==> job 6996: inputs <==
==> flow/design.v <==
module video_sync_generator(reset,
                            vga_clk,
                            blank_n,
                            HS,
                            VS);
input reset;
input vga_clk;
output reg blank_n;
output reg HS;
output reg VS;
parameter hori_line  = 800;                           
parameter hori_back  = 144;
parameter hori_front = 16;
parameter vert_line  = 525;
parameter vert_back  = 34;
parameter vert_front = 11;
parameter H_sync_cycle = 96;
parameter V_sync_cycle = 2;
reg [10:0] h_cnt;
reg [9:0]  v_cnt;
wire cHD,cVD,cDEN,hori_valid,vert_valid;
always@(posedge vga_clk,posedge reset)
begin
  if (reset)
  begin
     h_cnt<=11'd0;
     v_cnt<=10'd0;
  end
    else
    begin
      if (h_cnt==hori_line-1)
      begin 
         h_cnt<=11'd0;
         if (v_cnt==vert_line-1)
            v_cnt<=10'd0;
         else
            v_cnt<=v_cnt+1;
      end
      else
         h_cnt<=h_cnt+1;
    end
end
assign cHD = (h_cnt<H_sync_cycle)?1'b0:1'b1;
assign cVD = (v_cnt<V_sync_cycle)?1'b0:1'b1;
assign hori_valid = (h_cnt<(hori_line-hori_front)&& h_cnt>=hori_back)?1'b1:1'b0;
assign vert_valid = (v_cnt<(vert_line-vert_front)&& v_cnt>=vert_back)?1'b1:1'b0;
assign cDEN = hori_valid && vert_valid;
always@(posedge vga_clk)
begin
  HS<=cHD;
  VS<=cVD;
  blank_n<=cDEN;
end
endmodule
module mem_saida_seq(
    input [18:0] endereco,
    output [23:0] data_out);
wire [9:0] px = endereco % 19'd640;
wire [8:0] py = endereco / 19'd640;
wire faixa = ((py / 9'd10) % 2'd2) == 1'b1;  
reg [2:0] pixel;
always @(*) begin
    if (px < 10'd120 || px >= 10'd520)
        pixel = 3'b011;                        
    else if (px < 10'd128 || px >= 10'd512)
        pixel = faixa ? 3'b100 : 3'b111;       
    else if (px == 10'd223 || px == 10'd319 || px == 10'd414)
        pixel = 3'b111;                        
    else
        pixel = 3'b000;                        
end
assign data_out[23:16] = {8{pixel[2]}};  
assign data_out[15:8]  = {8{pixel[1]}};  
assign data_out[7:0]   = {8{pixel[0]}};  
endmodule
module draw_dynamic_cars(
input clk,
    input [18:0] addr,         
    input [23:0] bgr_data_in,
    input [5:0] CAR_WIDTH,
    input [5:0] CAR_HEIGHT,
    input [10:0] SCREEN_WIDTH,
    input [9:0] SCREEN_HEIGHT,
    input [9:0] car_user_x,
    input [8:0] CAR_USER_Y,            
    input [9:0] car2_x,               
    input [9:0] car2_y,               
    input [9:0] car3_x,               
    input [9:0] car3_y,
    input SHOW_CARS,
    output reg [23:0] bgr_data_out           
);
    wire [9:0] pixel_x = addr % SCREEN_WIDTH;
    wire [8:0] pixel_y = addr / SCREEN_WIDTH;
    always @(posedge clk) begin
		if (SHOW_CARS) begin
        	if (pixel_x >= car_user_x && pixel_x < car_user_x + CAR_WIDTH &&
            	    pixel_y >= CAR_USER_Y && pixel_y < CAR_USER_Y + CAR_HEIGHT) begin
			if (pixel_y <= (CAR_USER_Y + 1) && ((pixel_x <= (car_user_x + 4) &&
			    pixel_x >= (car_user_x + 3)) || (pixel_x <= (car_user_x + 19) && pixel_x >= (car_user_x + 18))))
				bgr_data_out = 24'hFFFFFF;
			else if ((pixel_y <= CAR_USER_Y + 10) && (pixel_y >= CAR_USER_Y + 7) && 
				(pixel_x <= car_user_x + 17) && (pixel_x >= car_user_x + 5))
				bgr_data_out = 24'hFFFFFF;
			else if ((pixel_y <= CAR_USER_Y + 29) && (pixel_y >= CAR_USER_Y + 27) && 
				(pixel_x <= car_user_x + 16) && (pixel_x >= car_user_x + 6))
				bgr_data_out = 24'hFFFFFF;
			else if (pixel_x == car_user_x + 2 || pixel_x == car_user_x + 3 ||
				 pixel_x == car_user_x + 19 || pixel_x == car_user_x + 20) begin
				if ((pixel_x == car_user_x + 2 || pixel_x == car_user_x + 20) && ((pixel_y <= CAR_USER_Y + 23)&&
				(pixel_y >= CAR_USER_Y + 13)))
				bgr_data_out = 24'hFFFFFF;
				else if ((pixel_x == car_user_x + 3 || pixel_x == car_user_x + 19) && ((pixel_y <= CAR_USER_Y + 24)&&
				(pixel_y >= CAR_USER_Y + 12)))
				bgr_data_out = 24'hFFFFFF;
				else bgr_data_out = 24'h007BFF;
			end
			else if (((pixel_y <= CAR_USER_Y + 6) && (pixel_y >= CAR_USER_Y + 3)) || 
				((pixel_y <= CAR_USER_Y + 32) && (pixel_y >= CAR_USER_Y + 29))) begin
				if (pixel_x == car_user_x || pixel_x == (car_user_x + CAR_WIDTH - 1)) 
					bgr_data_out = 24'h555555;
				else bgr_data_out = 24'h007BFF;
			end
			else if (((pixel_y == CAR_USER_Y) || (pixel_y == (CAR_USER_Y + CAR_HEIGHT - 1))) &&
    			   ((pixel_x == car_user_x) || (pixel_x == (car_user_x + CAR_WIDTH - 1)))) begin
    				bgr_data_out = 24'h000000;
			end
			else bgr_data_out = 24'h007BFF;
        	end
		else if ((pixel_y == CAR_USER_Y + 8) && (pixel_x == (car_user_x - 1) || pixel_x == (car_user_x + CAR_WIDTH))) 
			bgr_data_out = 24'h007BFF;
        	else if (pixel_x >= car2_x && pixel_x < car2_x + CAR_WIDTH &&
                	pixel_y >= car2_y && pixel_y < car2_y + CAR_HEIGHT && car2_y > 0) begin
			begin
				if (pixel_y <= (car2_y + 1) && ((pixel_x <= (car2_x + 4) &&
			    	    pixel_x >= (car2_x + 3)) || (pixel_x <= (car2_x + 19) && pixel_x >= (car2_x + 18))))
					bgr_data_out = 24'hFFFFFF;
				else if ((pixel_y <= car2_y + 10) && (pixel_y >= car2_y + 7) && 
				        (pixel_x <= car2_x + 17) && (pixel_x >= car2_x + 5))
					bgr_data_out = 24'hFFFFFF;
				else if ((pixel_y <= car2_y + 29) && (pixel_y >= car2_y + 27) && 
				        (pixel_x <= car2_x + 16) && (pixel_x >= car2_x + 6))
					bgr_data_out = 24'hFFFFFF;
				else if (pixel_x == car2_x + 2 || pixel_x == car2_x + 3 ||
				 	pixel_x == car2_x + 19 || pixel_x == car2_x + 20) begin
					if ((pixel_x == car2_x + 2 || pixel_x == car2_x + 20) && ((pixel_y <= car2_y + 23)&&
				   	   (pixel_y >= car2_y + 13)))
						bgr_data_out = 24'hFFFFFF;
					else if ((pixel_x == car2_x + 3 || pixel_x == car2_x + 19) && ((pixel_y <= car2_y + 24)&&
				        	(pixel_y >= car2_y + 12)))
						bgr_data_out = 24'hFFFFFF;
					else bgr_data_out = 24'hFF4500;
				end
				else if (((pixel_y <= car2_y + 6) && (pixel_y >= car2_y + 3)) || 
					((pixel_y <= car2_y + 32) && (pixel_y >= car2_y + 29))) begin
					if (pixel_x == car2_x || pixel_x == (car2_x + CAR_WIDTH - 1)) 
						bgr_data_out = 24'h555555;
					else bgr_data_out = 24'hFF4500;
				end
				else if (((pixel_y == car2_y) || (pixel_y == (car2_y + CAR_HEIGHT - 1))) &&
    			   		((pixel_x == car2_x) || (pixel_x == (car2_x + CAR_WIDTH - 1)))) begin
    					bgr_data_out = 24'h000000;
				end
				else bgr_data_out = 24'hFF4500;
			end
        	end
		else if ((pixel_y == car2_y + 8) && (pixel_x == (car2_x - 1) || pixel_x == (car2_x + CAR_WIDTH))) 
			bgr_data_out = 24'hFF4500;
        	else if (pixel_x >= car3_x && pixel_x < car3_x + CAR_WIDTH &&
                	pixel_y >= car3_y && pixel_y < car3_y + CAR_HEIGHT) begin
			if (pixel_y <= (car3_y + 1) && ((pixel_x <= (car3_x + 4) &&
			   pixel_x >= (car3_x + 3)) || (pixel_x <= (car3_x + 19) && pixel_x >= (car3_x + 18))))
				bgr_data_out = 24'hFFFFFF;
			else if ((pixel_y <= car3_y + 10) && (pixel_y >= car3_y + 7) && 
				(pixel_x <= car3_x + 17) && (pixel_x >= car3_x + 5))
				bgr_data_out = 24'hFFFFFF;
			else if ((pixel_y <= car3_y + 29) && (pixel_y >= car3_y + 27) && 
				(pixel_x <= car3_x + 16) && (pixel_x >= car3_x + 6))
				bgr_data_out = 24'hFFFFFF;
			else if (pixel_x == car3_x + 2 || pixel_x == car3_x + 3 ||
				 pixel_x == car3_x + 19 || pixel_x == car3_x + 20) begin
				if ((pixel_x == car3_x + 2 || pixel_x == car3_x + 20) && ((pixel_y <= car3_y + 23)&&
				  (pixel_y >= car3_y + 13)))
					bgr_data_out = 24'hFFFFFF;
				else if ((pixel_x == car3_x + 3 || pixel_x == car3_x + 19) && ((pixel_y <= car3_y + 24)&&
				        (pixel_y >= car3_y + 12)))
					bgr_data_out = 24'hFFFFFF;
				else bgr_data_out = 24'hFF4500;
			end
			else if (((pixel_y <= car3_y + 6) && (pixel_y >= car3_y + 3)) || 
				((pixel_y <= car3_y + 32) && (pixel_y >= car3_y + 29))) begin
				if (pixel_x == car3_x || pixel_x == (car3_x + CAR_WIDTH - 1)) 
					bgr_data_out = 24'h555555;
				else bgr_data_out = 24'hFF4500;
			end
			else if (((pixel_y == car3_y) || (pixel_y == (car3_y + CAR_HEIGHT - 1))) &&
    			   	((pixel_x == car3_x) || (pixel_x == (car3_x + CAR_WIDTH - 1)))) begin
    				bgr_data_out = 24'h000000;
			end
			else bgr_data_out = 24'hFF4500;
        	end
		else if ((pixel_y == car3_y + 8) && (pixel_x == (car3_x - 1) || pixel_x == (car3_x + CAR_WIDTH))) 
			bgr_data_out = 24'hFF4500;
		else bgr_data_out = bgr_data_in;
		end
		else bgr_data_out = bgr_data_in;
    end
endmodule
module enduro_video(iRST_n,
                    iVGA_CLK,
                    show_cars,
                    car_user_x,
                    car2_x,
                    car2_y,
                    car3_x,
                    car3_y,
                    oBLANK_n,
                    oHS,
                    oVS,
                    b_data,
                    g_data,
                    r_data);
input iRST_n;
input iVGA_CLK;
input show_cars;
input [9:0] car_user_x;
input [9:0] car2_x;
input [9:0] car2_y;
input [9:0] car3_x;
input [9:0] car3_y;
output reg oBLANK_n;
output reg oHS;
output reg oVS;
output [7:0] b_data;
output [7:0] g_data;
output [7:0] r_data;
wire rst;
reg [18:0] ADDR;
wire [9:0] SCREEN_HEIGHT;
wire [10:0] SCREEN_WIDTH;
wire [5:0] CAR_WIDTH, CAR_HEIGHT;
wire [8:0] CAR_USER_Y;
wire [23:0] BGR_data_out;
assign SCREEN_HEIGHT = 10'd480;
assign SCREEN_WIDTH = 11'd640;
assign CAR_WIDTH = 6'd23;
assign CAR_HEIGHT = 6'd36;
assign CAR_USER_Y = SCREEN_HEIGHT - CAR_HEIGHT;
wire [23:0] bgr_data_raw;
wire cBLANK_n,cHS,cVS;
assign rst = ~iRST_n;
video_sync_generator LTM_ins (.vga_clk(iVGA_CLK),
                              .reset(rst),
                              .blank_n(cBLANK_n),
                              .HS(cHS),
                              .VS(cVS));
always@(posedge iVGA_CLK, negedge iRST_n)
begin
  if (!iRST_n)
     ADDR<=19'd0;
  else if (cHS==1'b0 && cVS==1'b0)
     ADDR<=19'd0;
  else if (cBLANK_n==1'b1)
     ADDR<=ADDR+1;
end
    draw_dynamic_cars draw_cars(
			.clk(iVGA_CLK),
        .addr(ADDR),
        .bgr_data_in(bgr_data_raw),
        .bgr_data_out(BGR_data_out),
			.SHOW_CARS(show_cars),
        .CAR_WIDTH(CAR_WIDTH),
        .CAR_HEIGHT(CAR_HEIGHT),
        .SCREEN_WIDTH(SCREEN_WIDTH),
        .SCREEN_HEIGHT(SCREEN_HEIGHT),
			.CAR_USER_Y(CAR_USER_Y),
        .car_user_x(car_user_x),
        .car2_x(car2_x),
        .car2_y(car2_y),
        .car3_x(car3_x),
        .car3_y(car3_y)
    );
mem_saida_seq memu0 (
    .endereco(ADDR),
	.data_out(bgr_data_raw)
);
assign b_data = BGR_data_out[7:0];
assign g_data = BGR_data_out[15:8];
assign r_data = BGR_data_out[23:16];
always@(posedge iVGA_CLK)
begin
  oHS<=cHS;
  oVS<=cVS;
  oBLANK_n<=cBLANK_n;
end
endmodule
==> flow/run.sh <==
#!/bin/bash
# the make line also repeats each setting of config.mk as NAME=value (left out here)
make -C /OpenROAD-flow-scripts/flow DESIGN_CONFIG=/design/flow/config.mk WORK_HOME=/design/flow/orfs CLKGATE_MAP_FILE= finish
==> flow/config.mk <==
export PLATFORM = sky130hd
export DESIGN_NAME = enduro_video
export DESIGN_NICKNAME = enduro_video
export VERILOG_FILES = /design/flow/design.v
export SDC_FILE = /design/flow/constraint.sdc
export NUM_CORES = 4
export LEC_CHECK = 0
export ABC_AREA = 1
export CAP_MARGIN = 20
export CORE_ASPECT_RATIO = 0.5
export CORE_MARGIN = 2
export CORE_UTILIZATION = 72
export CTS_CLUSTER_DIAMETER = 400
export CTS_CLUSTER_SIZE = 99
export SLEW_MARGIN = 20
export TNS_END_PERCENT = 5
==> flow/constraint.sdc <==
create_clock -name core_clock -period 9.83 [get_ports {iVGA_CLK}]
set_input_delay 1.9660 -clock core_clock [delete_from_list [all_inputs] [get_ports {iVGA_CLK}]]
set_output_delay 1.9660 -clock core_clock [all_outputs]
set_load 0.01 [all_outputs]
==> job 7582: changes against job 6996 <==
ABC_AREA = default   (was 1)
CORE_ASPECT_RATIO = default   (was 0.5)
CTS_CLUSTER_DIAMETER = default   (was 400)
CTS_CLUSTER_SIZE = 23   (was 99)
HOLD_SLACK_MARGIN = -0.08   (was default)
PLACE_DENSITY_LB_ADDON = 0.24   (was default)
TNS_END_PERCENT = default   (was 5)
==> flow/constraint.sdc (replaced) <==
create_clock -name core_clock -period 5.9 [get_ports {iVGA_CLK}]
set_input_delay 1.1800 -clock core_clock [delete_from_list [all_inputs] [get_ports {iVGA_CLK}]]
set_output_delay 1.1800 -clock core_clock [all_outputs]
set_load 0.01 [all_outputs]
==> job 7688: changes against job 6996 <==
ABC_AREA = default   (was 1)
CAP_MARGIN = 5   (was 20)
CORE_ASPECT_RATIO = default   (was 0.5)
CTS_CLUSTER_DIAMETER = default   (was 400)
CTS_CLUSTER_SIZE = default   (was 99)
HOLD_SLACK_MARGIN = -0.09   (was default)
SETUP_SLACK_MARGIN = -0.53   (was default)
SLEW_MARGIN = 40   (was 20)
TNS_END_PERCENT = default   (was 5)
==> flow/constraint.sdc (replaced) <==
create_clock -name core_clock -period 5.72 [get_ports {iVGA_CLK}]
set_input_delay 1.1440 -clock core_clock [delete_from_list [all_inputs] [get_ports {iVGA_CLK}]]
set_output_delay 1.1440 -clock core_clock [all_outputs]
set_load 0.01 [all_outputs]
==> results <==
- Job 6996 finished clean. Job 7688 finished but failed the layout checks on max-capacitance violations, max-slew violations, negative setup slack. Job 7582 finished with negative setup slack left.
- Clock-buffer cell count is the same in job 7582 and job 7688.
- The lowest maximum frequency belongs to job 6996, the highest to job 7582.
- The lowest total power belongs to job 6996, the highest to job 7688.
- Die size is the same in job 7688 and job 7582.
- Critical path depth: job 7688 < job 7582 < job 6996.
- Clock skew, highest first: job 7582, job 7688, job 6996.
==> figures <==
metric                                                                                                    job 6996                    job 7582                                                               job 7688
Vias per std cell                                                                                             6.49                        7.06                                                                   7.17
DR WL met3                                                                                                12500 um                    13000 um                                                               15800 um
Combinational cell fraction of total power                                                                   62.1%                       64.4%                                                                  66.0%
LEAKAGE                                                                                                    13.4 nW                     14.4 nW                                                                14.4 nW
Post-CTS setup buffers                                                                                           0                          39                                                                     11
Synth Area in Compound Gates                                                                                 17.7%                       23.4%                                                                  23.4%
Non-clock buffering overhead in the final layout                                                             3.64%                       14.0%                                                                  14.3%
Arithmetic-cell share of the synthesized area counting full adders, half adders and majority gates           27.8%                       26.2%                                                                  26.2%
Maximum ir drop on the vdd rail                                                                          0.0640 mV                    0.123 mV                                                               0.120 mV
Slowest stage delay, CP                                                                                    0.73 ns                     0.58 ns                                                                1.37 ns
Global-route total usage across every layer                                                                  46.3%                       50.8%                                                                  51.8%
Result of the run                                                                                   finished clean  complete, but fails checks                                             complete, but fails checks
Reasons for failing layout checks                                                                                -        negative setup slack  max-capacitance violations, max-slew violations, negative setup slack
Worst-case register-to-register setup slack                                                                0.48 ns                    -0.80 ns                                                               -2.33 ns
Overall die area                                                                                         35000 um2                   37000 um2                                                              37000 um2
No activity file was given, so power comes from the tool's default toggle rates.
